==> flow/design.v (excerpt) <==
module clk_ctrl
(
	input				wire				clk_i					,
	input				wire				rstn_i				,	
	input				wire	[15:0]	freq						,
	output			reg				dds1_o					,
	output			reg				dds_o						
);
reg	[31:0]	cnt;
wire	[63:0]	add;
assign add =freq*32'd4294967295/16'd30000;
always@(posedge clk_i or negedge rstn_i)
	if(rstn_i ==1'b0)
		cnt <=32'd0;
	else
		cnt <=cnt +add; 
always@(posedge clk_i or negedge rstn_i)
	if(rstn_i ==1'b0)
		dds_o <=1'b0;
	else if(cnt >=32'd2147483648)
		dds_o <=1'b1;
	else
		dds_o <=1'b0;		
reg	[31:0]	cnt1;
wire	[63:0]	add1;
assign add1 =(freq/8'd36)*32'd4294967295/16'd3000;
always@(posedge clk_i or negedge rstn_i)
	if(rstn_i ==1'b0)
		cnt1 <=32'd0;
	else
		cnt1 <=cnt1 +add1; 
always@(posedge clk_i or negedge rstn_i)
	if(rstn_i ==1'b0)
		dds1_o <=1'b0;
	else if(cnt1 >=32'd2147483648)
		dds1_o <=1'b1;
	else
		dds1_o <=1'b0;		
endmodule
Size: about 7100 cells after synthesis, about 56000 um^2 of cells after synthesis.
clock: 90.8 ns
lec_check: 0
cap_margin: 20
cell_pad_in_sites_detail_placement: 1
core_margin: 2
core_utilization: 40
hold_slack_margin: -0.05
max_routing_layer: met4
setup_slack_margin: 5.0
slew_margin: 10
run.sh (not shown) runs the stock make flow with config.mk's settings and CLKGATE_MAP_FILE=.
Change:
CELL_PAD_IN_SITES_DETAIL_PLACEMENT = unset   (was 1)
CORE_UTILIZATION = 65   (was 40)
HOLD_SLACK_MARGIN = unset   (was -0.05)
SETUP_SLACK_MARGIN = unset   (was 5.0)
SLEW_MARGIN = 20   (was 10)
clock period = 70.0 ns   (was 90.8 ns; I/O delays follow)
Hold slack loses 64 ps.
Area after synthesis stays the same.
Clock-buffer cell count went down by 1.
Cell area came out higher by 4.8%.
Utilization is higher by 29 points.
Die size fell by 38%.
Wire length is lower by 9.1%.
Non-clock buffer count grows by 320.
Global-route usage rises by 10 points.
Change:
CELL_PAD_IN_SITES_GLOBAL_PLACEMENT = 1   (was unset)
CORE_UTILIZATION = 63   (was 65)
CTS_CLUSTER_DIAMETER = 285   (was unset)
CTS_CLUSTER_SIZE = 98   (was unset)
MAX_ROUTING_LAYER = unset   (was met4)
PLACE_DENSITY = 0.35   (was unset)
TNS_END_PERCENT = 15   (was unset)
After rerunning:
- clock skew barely changes
- final area stays flat
- fmax barely changes
- first-iteration DRC count falls by 2.1%
Change:
CAP_MARGIN = 35   (was 20)
CELL_PAD_IN_SITES_GLOBAL_PLACEMENT = unset   (was 1)
CORE_UTILIZATION = 40   (was 63)
CTS_CLUSTER_DIAMETER = unset   (was 285)
CTS_CLUSTER_SIZE = unset   (was 98)
GPL_ROUTABILITY_DRIVEN = 0   (was unset)
GPL_TIMING_DRIVEN = 0   (was unset)
PLACE_DENSITY = unset   (was 0.35)
SLEW_MARGIN = 10   (was 20)
TNS_END_PERCENT = unset   (was 15)
Outcome: Cell count came out higher by roughly a tenth; non-clock buffer count came out higher by 171; register-to-register slack got worse by 130 ps.
Change:
CAP_MARGIN = 20   (was 35)
CORE_UTILIZATION = 71   (was 40)
GPL_ROUTABILITY_DRIVEN = unset   (was 0)
GPL_TIMING_DRIVEN = unset   (was 0)
SLEW_MARGIN = 20   (was 10)
clock period = 84.3 ns   (was 70.0 ns; I/O delays follow)
After rerunning: Wire length shrinks by 8.4%; cell count shrinks by 14%; sequential share of layout area grows by 0.38 points; utilization grows by 26 points; hold slack gets worse by 72 ps; synthesized cell count does not change; global-route usage grows by 14 points; clock skew is about the same.


Starting RTL as in the previous note.
export LEC_CHECK = 0
export CAP_MARGIN = 20
export CORE_MARGIN = 2
export CORE_UTILIZATION = 40
export HOLD_SLACK_MARGIN = -0.05
export MAX_ROUTING_LAYER = met4
export SETUP_SLACK_MARGIN = 5.0
export SLEW_MARGIN = 20
create_clock -name core_clock -period 90.8 [get_ports {clk_i}]
Change:
--- a/flow/config.mk
+++ b/flow/config.mk
@@ -10,4 +10 @@
-export CORE_UTILIZATION = 40
-export HOLD_SLACK_MARGIN = -0.05
-export MAX_ROUTING_LAYER = met4
-export SETUP_SLACK_MARGIN = 5.0
+export CORE_UTILIZATION = 9
==> flow/constraint.sdc (replaced) <==
create_clock -name core_clock -period 72.1 [get_ports {clk_i}]
set_input_delay 14.4200 -clock core_clock [delete_from_list [all_inputs] [get_ports {clk_i}]]
set_output_delay 14.4200 -clock core_clock [all_outputs]
set_load 0.01 [all_outputs]
Cell area rose by 19%.
Via count rose by 2.6%.
Flip-flop count stays the same.
Routed wire length rose by 3.3%.
First-iteration DRC count fell by 3.6%.
Register-to-register slack got worse by 18 ns.
Final cell count rose by 75%.
Hold slack got worse by 0.080 ns.
Synthesized area is unchanged.
Change:
--- a/flow/config.mk
+++ b/flow/config.mk
@@ -10 +10 @@
-export CORE_UTILIZATION = 9
+export CORE_UTILIZATION = 40
==> flow/constraint.sdc (replaced) <==
create_clock -name core_clock -period 68.6 [get_ports {clk_i}]
set_input_delay 13.7200 -clock core_clock [delete_from_list [all_inputs] [get_ports {clk_i}]]
set_output_delay 13.7200 -clock core_clock [all_outputs]
set_load 0.01 [all_outputs]
After rerunning: The new run ran to the end with no violations. Register-to-register slack is worse by 3.4 ns. Synthesized cell count stays the same. Worst setup slack is worse by 0.61 ns. Non-clock buffer count rose by 112. Final area fell by 9.6%. Global-route usage rose by 17 points. Die size fell by 77%.
Change:
--- a/flow/config.mk
+++ b/flow/config.mk
@@ -10 +10,2 @@
-export CORE_UTILIZATION = 40
+export CORE_UTILIZATION = 63
+export CTS_CLUSTER_SIZE = 98
@@ -11,0 +13 @@
+export TNS_END_PERCENT = 15
==> flow/constraint.sdc (replaced) <==
create_clock -name core_clock -period 70.0 [get_ports {clk_i}]
set_input_delay 14.0000 -clock core_clock [delete_from_list [all_inputs] [get_ports {clk_i}]]
set_output_delay 14.0000 -clock core_clock [all_outputs]
set_load 0.01 [all_outputs]
What happened:
- final cell count falls by 8.6%
- hold slack improved by 0.0061 ns
- wire length goes down by 0.73%
- global-route usage rises by 12 points
- worst setup slack loses 0.25 ns
